violet:
// std_fp_smult_pipe
module std_fp_smult_pipe #(
    parameter WIDTH = 32,
    parameter INT_WIDTH = 16,
    parameter FRAC_WIDTH = 16
) (
    input  [WIDTH-1:0]              left,
    input  [WIDTH-1:0]              right,
    input  logic                    reset,
    input  logic                    go,
    input  logic                    clk,
    output logic [WIDTH-1:0]        out,
    output logic                    done
);
Size in the first run: about 99 flip-flops, ~100 I/O pins, roughly 34000 um2 of cells after synthesis.
Settings: LEC_CHECK=0, ABC_AREA=1, CAP_MARGIN=20, CORE_ASPECT_RATIO=0.5, CORE_MARGIN=2, CORE_UTILIZATION=72, CTS_CLUSTER_DIAMETER=193, CTS_CLUSTER_SIZE=96, SETUP_SLACK_MARGIN=0.27, SLEW_MARGIN=20; clock period 2.74 ns.
run.sh (not shown) runs the stock make flow with config.mk's settings and CLKGATE_MAP_FILE=.
The log for violet ends in global routing with error GRT-0232, so the run never completed.
> inputs changed (violet -> willow)
# violet
export LEC_CHECK = 0
export ABC_AREA = 1
export CAP_MARGIN = 20
export CORE_ASPECT_RATIO = 0.5
export CORE_MARGIN = 2
export CORE_UTILIZATION = 72
export CTS_CLUSTER_DIAMETER = 193
export CTS_CLUSTER_SIZE = 96
export SETUP_SLACK_MARGIN = 0.27
export SLEW_MARGIN = 20
create_clock -name core_clock -period 2.74 [get_ports {clk}]
# willow
export LEC_CHECK = 0
export CAP_MARGIN = 20
export CORE_MARGIN = 2
export CORE_UTILIZATION = 72
export PLACE_DENSITY_LB_ADDON = 0.19
export SLEW_MARGIN = 20
create_clock -name core_clock -period 7.02 [get_ports {clk}]
==> results <==
willow finished all stages; however, its layout fails the closing checks, the failures being negative setup slack. willow vs violet on gate count of the mapped netlist: willow is the lower one. violet → willow: area fraction in mux cells +0.63 points, core footprint -2400 um2, share of the core filled by cells before placement -0.37 points, post-synthesis cell count from yosys -about 22%, simple-gate share of the synthesized area +0.86 points. NOTE average cell area after synthesis violet->willow increased by more than 10%. Lower xor and xnor fraction of the mapped netlist area goes to violet over willow. When willow is measured against violet, its vertical die dimension turns out 57 um higher. Compared with violet, willow shows die area that has gone down by a few percent.
#### Input delta (sierra over willow)
# willow
export LEC_CHECK = 0
export CAP_MARGIN = 20
export CORE_MARGIN = 2
export CORE_UTILIZATION = 72
export PLACE_DENSITY_LB_ADDON = 0.19
export SLEW_MARGIN = 20
create_clock -name core_clock -period 7.02 [get_ports {clk}]
# sierra
export LEC_CHECK = 0
export CAP_MARGIN = 20
export CORE_MARGIN = 2
export CORE_UTILIZATION = 72
export HOLD_SLACK_MARGIN = -0.09
export PLACE_DENSITY = 0.65
export SETUP_SLACK_MARGIN = -0.5
export SLEW_MARGIN = 20
create_clock -name core_clock -period 6.2 [get_ports {clk}]
Notes after the runs:
Finished, but not clean: sierra, with negative setup slack.
[compare] base=willow new=sierra: number of fill cells in the layout went down by 266; non-clock buffer count went up by about 27%; worst vdd rail ir drop went up by 0.033 mV; synthesized cell count was more or less identical.
Going from willow to sierra, wire length of the first global-routing pass grew by a few percent.
The following lists how ember was set up differently from sierra:
# sierra
export LEC_CHECK = 0
export CAP_MARGIN = 20
export CORE_MARGIN = 2
export CORE_UTILIZATION = 72
export HOLD_SLACK_MARGIN = -0.09
export PLACE_DENSITY = 0.65
export SETUP_SLACK_MARGIN = -0.5
export SLEW_MARGIN = 20
create_clock -name core_clock -period 6.2 [get_ports {clk}]
# ember
export LEC_CHECK = 0
export CAP_MARGIN = 0
export CORE_MARGIN = 2
export CORE_UTILIZATION = 72
export PLACE_DENSITY = 0.67
export SETUP_SLACK_MARGIN = 0.9
export SLEW_MARGIN = 20
create_clock -name core_clock -period 7.5 [get_ports {clk}]
ember: done, clean on timing, DRC and antenna
Summary: with sierra as the reference, post-cts resize count in ember moved up by more than half.
Compared with sierra, in ember path length in cells of the critical path moved up, aggregate routed wire length -about 2%.
In ember, the non-clock buffer count came out 145 below the value in sierra.
Inputs modified between ember and harbor:
# ember
export LEC_CHECK = 0
export CAP_MARGIN = 0
export CORE_MARGIN = 2
export CORE_UTILIZATION = 72
export PLACE_DENSITY = 0.67
export SETUP_SLACK_MARGIN = 0.9
export SLEW_MARGIN = 20
create_clock -name core_clock -period 7.5 [get_ports {clk}]
# harbor
export LEC_CHECK = 0
export CAP_MARGIN = 20
export CORE_MARGIN = 2
export CORE_UTILIZATION = 40
export SLEW_MARGIN = 20
create_clock -name core_clock -period 7.5 [get_ports {clk}]
Notes after the runs:
- Looking at launching instance or port of the critical path, the comp.rtmp[5] result is from ember; the comp.ltmp[8] one comes from harbor.
- Comparing harbor and ember, the higher proportion of power drawn by combinational gates was measured on ember.
- Relative to ember, the final cell area reported for harbor is lower.
- harbor — non-clock buffer count 118 lower, ember as reference
- | final wirelength | harbor vs ember | 21% lower |
- [harbor vs ember] chip area: higher in harbor
- Compared with ember, harbor shows largest net degree at the start of global routing that has gone down by more than 10%.
Setup changes, harbor to tundra
# harbor
export LEC_CHECK = 0
export CAP_MARGIN = 20
export CORE_MARGIN = 2
export CORE_UTILIZATION = 40
export SLEW_MARGIN = 20
create_clock -name core_clock -period 7.5 [get_ports {clk}]
# tundra
export LEC_CHECK = 0
export ABC_AREA = 1
export CAP_MARGIN = 0
export CORE_MARGIN = 2
export CORE_UTILIZATION = 57
export CTS_CLUSTER_DIAMETER = 332
export CTS_CLUSTER_SIZE = 87
export HOLD_SLACK_MARGIN = -0.07
export PLACE_DENSITY = 0.37
export SLEW_MARGIN = 0
create_clock -name core_clock -period 7.5 [get_ports {clk}]
==> comparison <==
Number of placed instances, taps included was higher in the run labelled tundra.
tundra vs harbor: switching power up by more than 10%
Compared tundra vs harbor, and combinational power share is up in tundra.
Re overflow left after global routing: no difference whatsoever between tundra and harbor.
The total internal power in tundra sits 0.075 mW below the value recorded for harbor.
The higher combinational gate area came out of harbor.
Power figures rest on the tool's default switching activity, not on a simulated workload.
